Design Test1, start of the top module:
module Test1
    #(   
    parameter W_IN        = 16,
    parameter W_IN_MODULE = 26,
    parameter BWIDTH      = 18,
    parameter FILTERWIDTH = 13,
    parameter AWIDTH      = 30,
    parameter DWIDTH      = 27,
    parameter DFWIDTH     = 18,
    parameter RWIDTH      = 8,
    parameter RFWIDTH     = 6,
    parameter DSPWIDTH    = 48,
    parameter MULTWIDTH   = DWIDTH + W_IN ,
    parameter RZEROS      = DFWIDTH - RFWIDTH,
    parameter W_OUT       = 16
) (
    input  wire clk,
    input  wire rst,
    input  wire [W_IN -1:0  	] s_chans_dataI,
    input  wire [W_IN -1:0  	] s_chans_dataQ,
    input  wire              	  s_chans_valid,
    input  wire [FILTERWIDTH-1:0] Filter_Coefficient,
    input  wire [FILTERWIDTH-1:0] Error_Coefficient,
    input  wire [RWIDTH-1:0     ] R_level,
    output wire              	  Valid_Out,
    output wire [W_IN_MODULE-1:0] OutputI,
    output wire [W_IN_MODULE-1:0] OutputQ
);
For scale: about 120 I/O pins, ~0.074 sq mm of cells after synthesis.
Settings: LEC_CHECK=0, CAP_MARGIN=40, CORE_MARGIN=2, CORE_UTILIZATION=72, CTS_CLUSTER_DIAMETER=100, CTS_CLUSTER_SIZE=13, GPL_ROUTABILITY_DRIVEN=1, MAX_ROUTING_LAYER=met5, MIN_ROUTING_LAYER=met1, PLACE_DENSITY_LB_ADDON=0.04, SETUP_SLACK_MARGIN=2.23, SLEW_MARGIN=20, TNS_END_PERCENT=100; clock period 7.54 ns.
run.sh (not shown) runs the stock make flow with config.mk's settings and CLKGATE_MAP_FILE=.
The first run completed and failed the layout checks on negative setup slack.
Then changed:
SETUP_SLACK_MARGIN = 2.25   (was 2.23)
What happened:
- The changed run completed and failed the layout checks on negative setup slack
- via count does not change
- die area is unchanged
- first-iteration DRC count stays the same
- maximum frequency stays the same
- cell area does not change
- setup slack is unchanged
- wire length does not change
- global-route usage stays the same
- final cell count does not change
Then changed:
CORE_UTILIZATION = 61   (was 72)
CTS_CLUSTER_SIZE = not set   (was 13)
PLACE_DENSITY_LB_ADDON = 0.06   (was 0.04)
SETUP_SLACK_MARGIN = not set   (was 2.25)
The changed run finished with negative setup slack left. Setup slack degrades by 0.094 ns. Area after synthesis is unchanged. Die area went up by about a fifth. Global-route usage went down by 6.1 points. Final area came out lower slightly. Routed wire length falls by a few percent.

* * *

Test1 again, from the RTL that the note above started with.
Settings: LEC_CHECK=0, CAP_MARGIN=20, CELL_PAD_IN_SITES_GLOBAL_PLACEMENT=1, CORE_MARGIN=2, CORE_UTILIZATION=40, CTS_CLUSTER_SIZE=47, GPL_ROUTABILITY_DRIVEN=0, MAX_ROUTING_LAYER=met4, MIN_ROUTING_LAYER=met2, SETUP_SLACK_MARGIN=-0.23, SLEW_MARGIN=20, TNS_END_PERCENT=10; clock period 5.25 ns.
The baseline finished but failed the layout checks on negative setup slack.
Next try:
- CAP_MARGIN: 20 -> 5
- CELL_PAD_IN_SITES_GLOBAL_PLACEMENT: 1 -> not set
- CORE_UTILIZATION: 40 -> 72
- CTS_CLUSTER_SIZE: 47 -> not set
- GPL_ROUTABILITY_DRIVEN: 0 -> not set
- MAX_ROUTING_LAYER: met4 -> not set
- MIN_ROUTING_LAYER: met2 -> not set
- PLACE_DENSITY: not set -> 0.65
- SETUP_SLACK_MARGIN: -0.23 -> 1.27
- TNS_END_PERCENT: 10 -> not set
- clock period: 5.25 -> 7.07 ns (I/O delays scaled with it)
Effect: The changed run ran to the end with violations: negative setup slack. Sequential share of layout area goes up by 0.50 points. Combinational power falls by a quarter to a third. Core utilization climbs by 37 points. Final area is lower by a few percent. Total power goes down by a quarter to a third.
Next try:
- CAP_MARGIN: 5 -> 0
- SETUP_SLACK_MARGIN: 1.27 -> 0.92
- clock period: 7.07 -> 7.75 ns (I/O delays scaled with it)
The new run ran to the end with violations: negative setup slack.
Cell area decreases by a few percent.
Global-route usage decreases by 1.3 points.
Worst setup slack gets better by 610 ps.
Combinational power decreases by about a fifth.
Via count decreases by a few percent.
First-iteration DRC count decreases by a little under a tenth.
Wire length decreases by a few percent.
Cell count decreases by a few percent.
Next try:
- CAP_MARGIN: 0 -> 20
- CORE_UTILIZATION: 72 -> 40
- PLACE_DENSITY: 0.65 -> not set
- SETUP_SLACK_MARGIN: 0.92 -> not set
- clock period: 7.75 -> 10.0 ns (I/O delays scaled with it)
Outcome:
- The new run completed with no timing, DRC or antenna violations
- sequential power went down by 18%
- wire length went up by 1.6%
- utilization went down by 39 points
Next try:
- clock period: 10.0 -> 9.42 ns (I/O delays scaled with it)
Result: Combinational power went up by about 6%; wire length is about the same; cell count hardly moves; die area is unchanged; area after synthesis is unchanged; worst hold slack loses 5.2 ps; clock power went up by 22%; sequential power went up by about 6%.

* * *

v21:
Starting RTL as in the previous note.
Settings: LEC_CHECK=0, CAP_MARGIN=15, CELL_PAD_IN_SITES_GLOBAL_PLACEMENT=0, CORE_MARGIN=9, CORE_UTILIZATION=65, PLACE_DENSITY_LB_ADDON=0.04, SETUP_SLACK_MARGIN=1.18, SLEW_MARGIN=20; clock period 6.89 ns.
STATUS run=v21 STAGES=ALL_DONE FINAL_CHECKS=FAILED CAUSE=setup timing
#### Input delta (v2 over v21)
Settings: clearing PLACE_DENSITY_LB_ADDON, which used to be 0.04; swapping 15 for 5 in CAP_MARGIN; swapping 9 for 2 in CORE_MARGIN; swapping 65 for 72 in CORE_UTILIZATION; putting CTS_CLUSTER_SIZE at 59 where nothing was set; clearing CELL_PAD_IN_SITES_GLOBAL_PLACEMENT, which used to be 0; putting PLACE_DENSITY at 0.64 where nothing was set; swapping 1.18 for -0.14 in SETUP_SLACK_MARGIN; swapping 6.89 for 7.37 in the clock period (ns, I/O delays scaled along).
Relative to v21, minimum clock period after layout increased by 130 ps in v2. Relative to v21, post-detailed-placement cell area has gone down in v2. Although v2 finished all stages, its layout failed final checks on setup timing. Where clock group total power is concerned, v21 is outperformed by v2.
Setup changes, v2 to v50
Settings: ABC_AREA: unset -> 1; TNS_END_PERCENT: unset -> 5; CAP_MARGIN: 5 -> 20; PLACE_DENSITY: 0.64 -> unset; CTS_CLUSTER_SIZE: 59 -> 98; CORE_ASPECT_RATIO: unset -> 0.5; SETUP_SLACK_MARGIN: -0.14 -> -0.53; CTS_CLUSTER_DIAMETER: unset -> 364; the clock period (ns, I/O delays scaled along): 7.37 -> 5.83.
The remaining runs in v50 and v2 completed every stage, whereas v50 halted early. v2 finished all stages; however, its layout fails the closing checks, the failures being setup timing. Tool error ODB-0269 stopped v50 during global routing (5_1_grt); no final results. Compared v50 vs v2, and share of the yosys chip area belonging to registers is down in v50. Against v2, v50 comes in 2.2 points higher on fraction of the mapped netlist area in compound gates. Between v50 and v2, post-CTS setup repair buffer count is lower for v50, v2 comes in above that. v50 vs. v2: xor and xnor area share after synthesis went down 1.9 points, post-detailed-placement half-perimeter wirelength shows an increase of 46%, area after synthesis moved up, die size went up, adder-cell share of the synthesized area went down by 4.1 points. Area fraction in mux cells for v50 is lower than for v2.
No activity file was given, so power comes from the tool's default toggle rates.
